==> flow/design.v <==
module baud_gen #(
    parameter DIV_WIDTH = 20
)(
    input  wire                 clk,
    input  wire                 rst_n,
    input  wire [DIV_WIDTH-1:0] divisor,
    output reg                  tick_16x
);
    reg [DIV_WIDTH-1:0] counter;
    always @(posedge clk or negedge rst_n) begin
        if (!rst_n) begin
            counter  <= 0;
            tick_16x <= 0;
        end else begin
            if (divisor <= 1) begin
                tick_16x <= 1'b0;
                counter  <= 0;
            end
            else if (counter == divisor - 1) begin
                tick_16x <= 1'b1;
                counter  <= 0;
            end 
            else begin
                tick_16x <= 1'b0;
                counter  <= counter + 1;
            end
        end
    end
endmodule
module sync_fifo #(
    parameter DATA_WIDTH = 8,
    parameter DEPTH      = 16
)(
    input  wire                  clk,
    input  wire                  rst_n,
    input  wire                  wr_en,
    input  wire [DATA_WIDTH-1:0] din,
    input  wire                  rd_en,
    output wire [DATA_WIDTH-1:0] dout,  
    output wire                  full,
    output wire                  empty
);
    localparam PTR_WIDTH = $clog2(DEPTH);
    reg [DATA_WIDTH-1:0] mem [0:DEPTH-1];
    reg [PTR_WIDTH:0]    count;
    reg [PTR_WIDTH-1:0]  wr_ptr, rd_ptr;
    assign dout  = mem[rd_ptr];
    assign full  = (count == DEPTH);
    assign empty = (count == 0);
    always @(posedge clk or negedge rst_n) begin
        if (!rst_n) begin
            count  <= 0;
            wr_ptr <= 0;
            rd_ptr <= 0;
        end else begin
            case ({wr_en && !full, rd_en && !empty})
                2'b10: begin  
                    mem[wr_ptr] <= din;
                    wr_ptr      <= (wr_ptr == DEPTH-1) ? 0 : wr_ptr + 1;
                    count       <= count + 1;
                end
                2'b01: begin  
                    rd_ptr      <= (rd_ptr == DEPTH-1) ? 0 : rd_ptr + 1;
                    count       <= count - 1;
                end
                2'b11: begin  
                    mem[wr_ptr] <= din;
                    wr_ptr      <= (wr_ptr == DEPTH-1) ? 0 : wr_ptr + 1;
                    rd_ptr      <= (rd_ptr == DEPTH-1) ? 0 : rd_ptr + 1;
                end
                default: ; 
            endcase
        end
    end
endmodule
module uart_tx (
    input  wire       clk,
    input  wire       rst_n,
    input  wire       tx_start,     
    input  wire [7:0] din,          
    input  wire       s_tick,
    output reg        tx_busy,     
    output reg        tx
);
    localparam [1:0] IDLE=0, START=1, DATA=2, STOP=3;
    reg [1:0] state, next_state;
    reg [3:0] s_count;
    reg [2:0] n_count;
    reg [7:0] tx_reg;
    always @(posedge clk or negedge rst_n) begin
        if (!rst_n) begin
            state   <= IDLE;
            s_count <= 0;
            n_count <= 0;
            tx_reg  <= 0;
            tx      <= 1'b1;
        end else begin
            state <= next_state;
            case (state)
                IDLE: begin
                    tx <= 1'b1;
                    if (tx_start) begin
                        tx_reg  <= din;
                        s_count <= 0;
                    end
                end
                START: begin
                    tx <= 1'b0;
                    n_count <= 0; 
                    if (s_tick) s_count <= (s_count == 15) ? 0 : s_count + 1;
                end
                DATA: begin
                    tx <= tx_reg[0];  
                    if (s_tick) begin
                        if (s_count == 15) begin
                            s_count <= 0;
                            tx_reg  <= tx_reg >> 1;
                            if (n_count < 7) n_count <= n_count + 1;
                        end else s_count <= s_count + 1;
                    end
                end
                STOP: begin
                    tx <= 1'b1;
                    if (s_tick) begin
                        if (s_count == 15) s_count <= 0;
                        else s_count <= s_count + 1;
                    end
                end
            endcase
        end
    end
    always @(*) begin
        next_state = state;
        tx_busy    = 1'b1; 
        case (state)
            IDLE: begin
                tx_busy = 1'b0; 
                if (tx_start) next_state = START;
            end
            START: if (s_tick && s_count == 15) next_state = DATA;
            DATA:  if (s_tick && s_count == 15 && n_count == 7) next_state = STOP;
            STOP:  if (s_tick && s_count == 15) next_state = IDLE;
        endcase
    end
endmodule
module uart_rx (
    input  wire       clk,
    input  wire       rst_n,
    input  wire       rx,          
    input  wire       s_tick,
    output reg  [7:0] dout,
    output reg        rx_done_tick
);
    localparam [1:0] IDLE=0, START=1, DATA=2, STOP=3;
    reg [1:0] state, next_state;
    reg [3:0] s_count;
    reg [2:0] n_count;
    reg [7:0] rx_reg;
    always @(posedge clk or negedge rst_n) begin
        if (!rst_n) begin
            state   <= IDLE;
            s_count <= 0;
            n_count <= 0;
            rx_reg  <= 0;
            dout    <= 0;
            rx_done_tick <= 0;
        end else begin
            state <= next_state;
            rx_done_tick <= 1'b0;
            case (state)
                IDLE: if (~rx) s_count <= 0;
                START: begin
                    n_count <= 0;  
                    if (s_tick) s_count <= (s_count == 7) ? 0 : s_count + 1;
                end
                DATA: if (s_tick) begin
                    if (s_count == 15) begin
                        s_count <= 0;
                        rx_reg <= {rx, rx_reg[7:1]};
                        if (n_count < 7) n_count <= n_count + 1;
                    end else s_count <= s_count + 1;
                end
                STOP: if (s_tick) begin
                    if (s_count == 15) begin
                         rx_done_tick <= 1'b1;
                         dout <= rx_reg;
                         s_count <= 0;
                    end else s_count <= s_count + 1;
                end
            endcase
        end
    end
    always @(*) begin
        next_state = state;
        case (state)
            IDLE:  if (~rx) next_state = START;
            START: if (s_tick && s_count == 7) next_state = (~rx) ? DATA : IDLE;
            DATA:  if (s_tick && s_count == 15 && n_count == 7) next_state = STOP;
            STOP:  if (s_tick && s_count == 15) next_state = IDLE;
        endcase
    end
endmodule
    module apb_uart (
    input  wire        pclk,
    input  wire        presetn,
    input  wire [31:0] paddr,
    input  wire        psel,
    input  wire        penable,
    input  wire        pwrite,
    input  wire [31:0] pwdata,
    output reg  [31:0] prdata,
    output wire        pready,
    output wire        pslverr,
    output wire        tx_o,
    input  wire        rx_i
);
    initial begin
        if (16 < 2) $error("FIFO DEPTH must be >= 2");
    end
    wire rst_n = presetn; 
    assign pready  = 1'b1;   
    assign pslverr = 1'b0;
    reg rx_sync1, rx_sync2;
    always @(posedge pclk or negedge rst_n) begin
        if (!rst_n) begin
            rx_sync1 <= 1'b1;
            rx_sync2 <= 1'b1;
        end else begin
            rx_sync1 <= rx_i;
            rx_sync2 <= rx_sync1; 
        end
    end
    reg  [19:0] baud_divisor;
    wire        s_tick;
    wire [7:0]  tx_fifo_out, rx_fifo_out, rx_data_raw;
    wire        tx_full, tx_empty, rx_full, rx_empty;
    wire        rx_done_tick;
    wire        uart_tx_busy;
    reg         tx_fifo_rd_en;
    reg         uart_tx_start;
    reg  [7:0]  uart_tx_data_latched;
    wire wr_en = psel & penable & pwrite;
    wire rd_en = psel & penable & ~pwrite;
    wire [3:0] addr = paddr[3:0];
    localparam [1:0] S_TX_IDLE = 0, S_TX_POP = 1, S_TX_START = 2;
    reg [1:0] tx_fsm_state;
    always @(posedge pclk or negedge rst_n) begin
        if (!rst_n) begin
            tx_fsm_state   <= S_TX_IDLE;
            tx_fifo_rd_en  <= 0;
            uart_tx_start  <= 0;
            uart_tx_data_latched <= 0;
        end else begin
            tx_fifo_rd_en <= 0;
            uart_tx_start <= 0;
            case (tx_fsm_state)
                S_TX_IDLE: begin
                    if (!tx_empty && !uart_tx_busy && !uart_tx_start) begin  
                        tx_fifo_rd_en <= 1; 
                        uart_tx_data_latched <= tx_fifo_out;
                        tx_fsm_state <= S_TX_START;
                    end
                end
                S_TX_START: begin
                    uart_tx_start <= 1; 
                    tx_fsm_state  <= S_TX_IDLE;
                end
                default: tx_fsm_state <= S_TX_IDLE;
            endcase
        end
    end
    always @(posedge pclk or negedge rst_n) begin
        if (!rst_n) baud_divisor <= 20'd325;
        else if (wr_en && addr == 4'h08) baud_divisor <= pwdata[19:0];
    end
    always @(*) begin
        prdata = 32'b0;
        case (addr)
            4'h00: prdata = {24'b0, rx_fifo_out}; 
            4'h04: prdata = {30'b0, rx_empty, tx_full};
            4'h08: prdata = {12'b0, baud_divisor};
            default: prdata = 32'b0;
        endcase
    end
    baud_gen #(.DIV_WIDTH(20)) u_baud (
        .clk(pclk), .rst_n(rst_n),
        .divisor(baud_divisor), .tick_16x(s_tick)
    );
    sync_fifo #(.DATA_WIDTH(8), .DEPTH(16)) u_tx_fifo (
        .clk(pclk), .rst_n(rst_n),
        .wr_en(wr_en && (addr == 4'h00)),
        .din(pwdata[7:0]),
        .rd_en(tx_fifo_rd_en), 
        .dout(tx_fifo_out), 
        .full(tx_full), .empty(tx_empty)
    );
    uart_tx u_tx (
        .clk(pclk), .rst_n(rst_n),
        .tx_start(uart_tx_start),
        .din(uart_tx_data_latched),
        .s_tick(s_tick),
        .tx_busy(uart_tx_busy),
        .tx(tx_o)
    );
    sync_fifo #(.DATA_WIDTH(8), .DEPTH(16)) u_rx_fifo (
        .clk(pclk), .rst_n(rst_n),
        .wr_en(rx_done_tick),
        .din(rx_data_raw),
        .rd_en(rd_en && (addr == 4'h00)),
        .dout(rx_fifo_out),
        .full(rx_full), .empty(rx_empty)
    );
    uart_rx u_rx (
        .clk(pclk), .rst_n(rst_n),
        .rx(rx_sync2), 
        .s_tick(s_tick),
        .dout(rx_data_raw),
        .rx_done_tick(rx_done_tick)
    );
endmodule
Settings: LEC_CHECK=0, ABC_AREA=1, CAP_MARGIN=20, CELL_PAD_IN_SITES_GLOBAL_PLACEMENT=3, CORE_ASPECT_RATIO=0.81, CORE_MARGIN=2, CORE_UTILIZATION=17, GPL_ROUTABILITY_DRIVEN=0, GPL_TIMING_DRIVEN=0, HOLD_SLACK_MARGIN=0.1, PLACE_DENSITY_LB_ADDON=0.14, SLEW_MARGIN=20, TNS_END_PERCENT=60; clock period 7.75 ns.
run.sh (not shown) runs the stock make flow with config.mk's settings and CLKGATE_MAP_FILE=.
The first run completed without violations.
Edit:
Settings changed: CELL_PAD_IN_SITES_GLOBAL_PLACEMENT 3 to unset, CORE_ASPECT_RATIO 0.81 to unset, CORE_UTILIZATION 17 to 70, CTS_CLUSTER_SIZE set to 16, GPL_ROUTABILITY_DRIVEN 0 to unset, GPL_TIMING_DRIVEN 0 to unset, HOLD_SLACK_MARGIN 0.1 to unset, PLACE_DENSITY_LB_ADDON 0.14 to unset, TNS_END_PERCENT 60 to unset.
Clock period 7.75 ns to 3.56 ns, I/O delays scaled along.
The new run produced a clean layout.
Routed wire length drops by 29%.
Final area drops by 6.8%.
Clock-buffer cell count drops by 10.
Hold slack got worse by 0.33 ns.
Total power climbs by 100%.
Sequential share of layout area climbs by 3.8 points.
Edit:
Settings changed: CORE_UTILIZATION 70 to 17, CTS_CLUSTER_SIZE 16 to unset, PLACE_DENSITY_LB_ADDON set to 0.14.
Clock period 3.56 ns to 7.75 ns, I/O delays scaled along.
The new run completed with no timing, DRC or antenna violations; total power came out lower by 50%; cell count went up by 46%; utilization fell by 60 points; synthesized cell count stays the same; wire length increases by 22%; final area is higher by 6.3%; via count goes down by 6.5%; setup slack gains 2.3 ns; critical path depth stays the same; register-to-register slack gains 3.7 ns; area after synthesis stays the same.
No activity file was given, so power comes from the tool's default toggle rates.
